== job 101 ==
// cnn_layer1
module cnn_layer1 (
    input          clk,
    input          reset,
    input  [15:0]  pxl_in,
    input          i_data_valid,
    input  [143:0] i_kernel_data,
    output [15:0]  conv_out,
    output         conv_valid,
    output [15:0]  pool_out,
    output         pool_valid
);
    conv_final #(
        .N(28), .M(28), .K(3), .P(2), .P_stride(2), .K_stride(1), .pool(0)
    ) C1 (
        .clk(clk),
        .reset(reset),
        .pxl_in(pxl_in),
        .i_data_valid(i_data_valid),
        .i_kernel_data(i_kernel_data),
        .pxl_out(conv_out),
        .o_data_valid(conv_valid)
    );
    max_pooling #(
        .N(28), .M(28), .K(3), .P(2), .P_stride(2), .K_stride(1), .pool(1)
    ) MP1 (
        .clk(clk),
        .reset(reset),
        .pixel_in(conv_out),
        .i_data_valid(conv_valid),
        .o_max_pooled_pixel(pool_out),
        .o_data_valid(pool_valid)
    );
endmodule
Size: about 8100 cells after synthesis, roughly 1400 flip-flops, ~200 I/O pins, about 80000 um^2 of cells after synthesis.
Settings: LEC_CHECK=0, CAP_MARGIN=25, CELL_PAD_IN_SITES_DETAIL_PLACEMENT=1, CORE_MARGIN=9, CORE_UTILIZATION=46, CTS_CLUSTER_SIZE=23, GPL_ROUTABILITY_DRIVEN=0, GPL_TIMING_DRIVEN=1, HOLD_SLACK_MARGIN=0.26, MIN_ROUTING_LAYER=met2, SETUP_SLACK_MARGIN=1.19, SLEW_MARGIN=20; clock period 8.0 ns.
run.sh (not shown) runs the stock make flow with config.mk's settings and CLKGATE_MAP_FILE=.
What job 102 does differently from job 101 at the input level:
- GPL_TIMING_DRIVEN no longer set, was 1
- CORE_UTILIZATION now 70, was 46
- HOLD_SLACK_MARGIN no longer set, was 0.26
- CORE_MARGIN now 2, was 9
- MIN_ROUTING_LAYER no longer set, was met2
- CTS_CLUSTER_DIAMETER now 95, previously not set
- CTS_CLUSTER_SIZE now 14, was 23
- SETUP_SLACK_MARGIN no longer set, was 1.19
- GPL_ROUTABILITY_DRIVEN no longer set, was 0
- CAP_MARGIN now 5, was 25
- CELL_PAD_IN_SITES_DETAIL_PLACEMENT no longer set, was 1
- PLACE_DENSITY now 0.66, previously not set
- the clock period (ns, I/O delays scaled along) now 4.1, was 8.0
[summary]
- Job 102 finished every stage; the final checks, however, were not passed, the failures being negative setup slack.
- | floorplan die height | job 102 vs job 101 | 21% lower |
- Maximum vdd ir drop: job 102 and job 101 compared, higher one is job 102
- Between job 102 and job 101, it is job 102 whose maximum clock skew at final layout is higher, by 0.015 ns.
- Cells: job 102 has fewer instances than job 101
- The maximum level of the CTS H-tree of job 102 falls short of that of job 101 by 1.
- Peak fanout along the critical path (lower): job 102
Relative to job 102, the following input files were edited for job 103:
- CAP_MARGIN now 20, was 5
- CORE_UTILIZATION now 66, was 70
- CTS_CLUSTER_DIAMETER no longer set, was 95
- PLACE_DENSITY no longer set, was 0.66
- CTS_CLUSTER_SIZE now 57, was 14
- the clock period (ns, I/O delays scaled along) now 5.26, was 4.1
Results
Job 102 completed end to end; final checks failed (negative setup slack).
| job 103 | all stages done | FAIL | negative setup slack |
Area taken by flip-flops and latches: job 102 vs job 103, no meaningful difference
Job 102 ended up with fewer cell instances than job 103 did.
Changes observed in job 103 relative to job 102: H-tree depth grew by 1; leakage dissipation moved up.
Job 102 leaves less setup margin than job 103.

========
## try-maple
cnn_layer1 again, from the RTL that the note above started with.
// cnn_layer1
module cnn_layer1 (
    input          clk,
    input          reset,
    input  [15:0]  pxl_in,
    input          i_data_valid,
    input  [143:0] i_kernel_data,
    output [15:0]  conv_out,
    output         conv_valid,
    output [15:0]  pool_out,
    output         pool_valid
);
    conv_final #(
        .N(28), .M(28), .K(3), .P(2), .P_stride(2), .K_stride(1), .pool(0)
    ) C1 (
        .clk(clk),
        .reset(reset),
        .pxl_in(pxl_in),
        .i_data_valid(i_data_valid),
        .i_kernel_data(i_kernel_data),
        .pxl_out(conv_out),
        .o_data_valid(conv_valid)
    );
    max_pooling #(
        .N(28), .M(28), .K(3), .P(2), .P_stride(2), .K_stride(1), .pool(1)
    ) MP1 (
        .clk(clk),
        .reset(reset),
        .pixel_in(conv_out),
        .i_data_valid(conv_valid),
        .o_max_pooled_pixel(pool_out),
        .o_data_valid(pool_valid)
    );
endmodule
clock: 3.33 ns
lec_check: 0
cap_margin: 20
core_margin: 2
core_utilization: 58
slew_margin: 20
What the final checks of try-maple revealed, after a flow that finished every stage, was a layout that fails on setup timing.
Edits applied to the flow inputs when going from try-maple to try-violet:
-- flow/config.mk --
<<< try-maple, line 10
export CORE_UTILIZATION = 58
>>> try-violet, line 10
export CORE_UTILIZATION = 70
export CTS_CLUSTER_SIZE = 14
==> flow/constraint.sdc <==
create_clock -name core_clock -period 5.79 [get_ports {clk}]
set_input_delay 1.1580 -clock core_clock [delete_from_list [all_inputs] [get_ports {clk}]]
set_output_delay 1.1580 -clock core_clock [all_outputs]
set_load 0.01 [all_outputs]
Notes after the runs:
Completing all stages was not enough for try-violet: its layout failed the final checks because of setup timing. Looking at arrival time reported for the critical path endpoint, try-violet sits 0.51 ns higher than try-maple does. Comparing try-maple and try-violet, total global-route track usage is higher on try-violet. Summary — routed via count divided by cell count, try-violet relative to try-maple: higher, by 9.6%. Lower non-clock buffer count in the final layout was reported by try-violet, not try-maple.
The following lists how try-pepper was set up differently from try-violet:
-- flow/config.mk --
<<< try-violet, line 8
export CAP_MARGIN = 20
>>> try-pepper, line 8
export CAP_MARGIN = 5
export CELL_PAD_IN_SITES_DETAIL_PLACEMENT = 0
export CELL_PAD_IN_SITES_GLOBAL_PLACEMENT = 1
export CORE_ASPECT_RATIO = 1.7
<<< try-violet, line 10
export CORE_UTILIZATION = 70
export CTS_CLUSTER_SIZE = 14
>>> try-pepper, line 13
export CORE_UTILIZATION = 17
export CTS_CLUSTER_SIZE = 78
export MAX_ROUTING_LAYER = met4
==> flow/constraint.sdc <==
create_clock -name core_clock -period 9.34 [get_ports {clk}]
set_input_delay 1.8680 -clock core_clock [delete_from_list [all_inputs] [get_ports {clk}]]
set_output_delay 1.8680 -clock core_clock [all_outputs]
set_load 0.01 [all_outputs]
[summary]
- Status | try-violet and try-pepper | clean except try-violet
- | try-violet | all stages done | FAIL | setup timing |
- [compare] base=try-violet new=try-pepper: worst setup slack has increased; standard cell area after detailed placement level; synthesis-to-finish area growth went down; via count -6876.
- Across both runs, clock buffer count was lower for try-pepper than for try-violet.
- Against try-violet, try-pepper comes in 3.4 points higher on part of the total power dissipated in the clock network.
- ~same wire length of the first global-routing pass in try-violet and try-pepper
[inputs] try-zinc vs try-pepper
==> flow/config.mk <==
export PLATFORM = sky130hd
export DESIGN_NAME = cnn_layer1
export DESIGN_NICKNAME = cnn_layer1
export VERILOG_FILES = /design/flow/design.v
export SDC_FILE = /design/flow/constraint.sdc
export NUM_CORES = 4
export LEC_CHECK = 0
export ABC_AREA = 1
export CAP_MARGIN = 20
export CORE_MARGIN = 2
export CORE_UTILIZATION = 65
export PLACE_DENSITY = 0.38
export SLEW_MARGIN = 20
==> flow/constraint.sdc <==
create_clock -name core_clock -period 5.67 [get_ports {clk}]
set_input_delay 1.1340 -clock core_clock [delete_from_list [all_inputs] [get_ports {clk}]]
set_output_delay 1.1340 -clock core_clock [all_outputs]
set_load 0.01 [all_outputs]
==> results <==
Completing all stages was not enough for try-zinc: its layout failed the final checks because of setup timing.
Summary: with try-pepper as the reference, die width in try-zinc moved down by more than a quarter.
Higher vertical die dimension among try-zinc and try-pepper: try-pepper
When the final numbers for try-zinc and try-pepper were put side by side, the worst-case setup margin in the final layout turned out to be smaller in try-zinc.
Per the comparison of try-zinc with try-pepper, via count went up, share of power burned in the clock network went down, total cell area at the placement stage went up, sequential share of layout area went down, total power went up.
Edits applied to the flow inputs when going from try-zinc to try-harbor:
-- flow/config.mk --
<<< try-zinc, line 8
export ABC_AREA = 1
>>> try-harbor, line 8
<<< try-zinc, line 12
export PLACE_DENSITY = 0.38
>>> try-harbor, line 11
==> flow/constraint.sdc <==
create_clock -name core_clock -period 8.29 [get_ports {clk}]
set_input_delay 1.6580 -clock core_clock [delete_from_list [all_inputs] [get_ports {clk}]]
set_output_delay 1.6580 -clock core_clock [all_outputs]
set_load 0.01 [all_outputs]
==> results <==
try-harbor | status: complete | timing, DRC, antenna: pass
try-harbor vs. try-zinc: logic share of the area now sits higher; transition time of the tightest slew-check pin now sits lower; number of buffers and inverters on the critical path now sits lower; final cell count now sits lower.
Of the two values seen for category of the most critical setup path, reg2reg was produced by try-zinc and in2reg by try-harbor.
Relative to try-zinc, die area has decreased by 3000 µm² in try-harbor.
Internal power shrinks by more than a quarter when moving from try-zinc to try-harbor.
Total power in try-harbor is about 37% lower than in try-zinc
Of try-harbor and try-zinc, it is try-harbor that has the lower post-detailed-route wirelength per cell.
Changes observed in try-harbor relative to try-zinc: total via count after detailed routing -23%, met2 demand-to-capacity share in global routing -17 points.
No activity file was given, so power comes from the tool's default toggle rates.
